==> trial 28: inputs <==
==> flow/design.v (excerpt) <==
module SingleCycle_Top
(
	input				CLK	,
	input				RST	,
	output [9:0]	IMEM_ADDR	,
	input	 [15:0]	IMEM_RDATA	,
	output [9:0]	DMEM_ADDR	,
	output [15:0]	DMEM_WDATA	,
	output			DMEM_WE		,
	input	 [15:0]	DMEM_RDATA
);
Settings: LEC_CHECK=0, ABC_AREA=1, CAP_MARGIN=25, CELL_PAD_IN_SITES_GLOBAL_PLACEMENT=2, CORE_ASPECT_RATIO=1.42, CORE_MARGIN=8, CORE_UTILIZATION=24, CTS_CLUSTER_DIAMETER=88, CTS_CLUSTER_SIZE=77, GPL_ROUTABILITY_DRIVEN=0, MAX_ROUTING_LAYER=met4, PLACE_DENSITY_LB_ADDON=0.17, SLEW_MARGIN=25; clock period 16.0 ns.
run.sh (not shown) runs the stock make flow with config.mk's settings and CLKGATE_MAP_FILE=.
==> build 79 (differences from trial 28) <==
ABC_AREA = unset   (was 1)
CAP_MARGIN = 5   (was 25)
CELL_PAD_IN_SITES_DETAIL_PLACEMENT = 0   (was unset)
CELL_PAD_IN_SITES_GLOBAL_PLACEMENT = unset   (was 2)
CORE_ASPECT_RATIO = unset   (was 1.42)
CORE_MARGIN = 2   (was 8)
CORE_UTILIZATION = 35   (was 24)
CTS_CLUSTER_DIAMETER = 251   (was 88)
CTS_CLUSTER_SIZE = unset   (was 77)
GPL_ROUTABILITY_DRIVEN = 1   (was 0)
GPL_TIMING_DRIVEN = 0   (was unset)
MAX_ROUTING_LAYER = unset   (was met4)
PLACE_DENSITY_LB_ADDON = 0.19   (was 0.17)
SLEW_MARGIN = 20   (was 25)
==> flow/constraint.sdc (replaced) <==
create_clock -name core_clock -period 9.37 [get_ports {CLK}]
set_input_delay 1.8740 -clock core_clock [delete_from_list [all_inputs] [get_ports {CLK}]]
set_output_delay 1.8740 -clock core_clock [all_outputs]
set_load 0.01 [all_outputs]
==> build 72 (differences from trial 28) <==
ABC_AREA = 0   (was 1)
CAP_MARGIN = 10   (was 25)
CELL_PAD_IN_SITES_GLOBAL_PLACEMENT = unset   (was 2)
CORE_ASPECT_RATIO = 1.73   (was 1.42)
CORE_MARGIN = 2   (was 8)
CORE_UTILIZATION = 72   (was 24)
CTS_CLUSTER_DIAMETER = 372   (was 88)
CTS_CLUSTER_SIZE = 35   (was 77)
GPL_ROUTABILITY_DRIVEN = unset   (was 0)
HOLD_SLACK_MARGIN = 0.04   (was unset)
PLACE_DENSITY = 0.68   (was unset)
PLACE_DENSITY_LB_ADDON = unset   (was 0.17)
SETUP_SLACK_MARGIN = 2.98   (was unset)
SLEW_MARGIN = 20   (was 25)
TNS_END_PERCENT = 5   (was unset)
==> flow/constraint.sdc (replaced) <==
create_clock -name core_clock -period 11.6 [get_ports {CLK}]
set_input_delay 2.3200 -clock core_clock [delete_from_list [all_inputs] [get_ports {CLK}]]
set_output_delay 2.3200 -clock core_clock [all_outputs]
set_load 0.01 [all_outputs]
==> trial 58 (differences from trial 28) <==
CAP_MARGIN = 30   (was 25)
CELL_PAD_IN_SITES_GLOBAL_PLACEMENT = unset   (was 2)
CORE_ASPECT_RATIO = 1.81   (was 1.42)
CORE_MARGIN = 2   (was 8)
CORE_UTILIZATION = 36   (was 24)
CTS_CLUSTER_DIAMETER = unset   (was 88)
CTS_CLUSTER_SIZE = 21   (was 77)
GPL_TIMING_DRIVEN = 0   (was unset)
HOLD_SLACK_MARGIN = 0.27   (was unset)
MAX_ROUTING_LAYER = unset   (was met4)
PLACE_DENSITY_LB_ADDON = unset   (was 0.17)
TNS_END_PERCENT = 75   (was unset)
==> flow/constraint.sdc (replaced) <==
create_clock -name core_clock -period 21.2 [get_ports {CLK}]
set_input_delay 4.2400 -clock core_clock [delete_from_list [all_inputs] [get_ports {CLK}]]
set_output_delay 4.2400 -clock core_clock [all_outputs]
set_load 0.01 [all_outputs]
==> results <==
	build 72	build 79	trial 28	trial 58
CTS tree	-	built	built	-
Clock transition at the registers of the reported paths	-	0.06 ns	0.08 ns	-
Routed wire length	-	270000 um	224000 um	-
Critical path arrival	-	12.78 ns	16.00 ns	-
Via density per instance	-	7.15	5.35	-
Outcome	stopped before the end	failed layout checks	timing/DRC/antenna clean	stopped before the end
Last stage reached	5_1_grt	-	-	5_1_grt
Violated checks	-	setup timing	-	-
Number of port buffers	70	67	70	68
Part of the power in registers	-	40.1%	44.9%	-
Required time of the critical path	-	9.92 ns	16.57 ns	-
Final layout net count	-	4442	4916	-
Number of cells on the worst reg-to-reg path	-	33	40	-
Syn Std Cell Area	33700 sq um	33700 sq um	33300 sq um	33300 sq um
Comb_multi_in	-	3080	3570	-
Area delta synth->final	-	23.7%	15.5%	-
Die boundary height	289 um	314 um	460 um	413 um
Post-detailed-route wirelength per cell	-	47.6 um	33.6 um	-
Total length of routed met3 wires	-	41600 um	10900 um	-
And-or/or-and share of the synthesized area	22.2%	22.2%	16.8%	16.8%
P_leak	-	17.9 nW	17.6 nW	-
Flip-flop and latch share of the layout cell area	-	32.7%	35.4%	-
First DRT Iteration DRCs	-	6855	3912	-
Hold Path Sink	-	reg_file.file[18][3]$_DFFE_NN0P_	reg_file.file[20][2]$_DFFE_NN0P_	-
Highest metal layer with signal wires	-	met5	met4	-
Critical Setup Path Class	-	flip-flop to flip-flop	flip-flop to flip-flop	-
Final sequential cell count	-	544	544	-
No activity file was given, so power comes from the tool's default toggle rates.
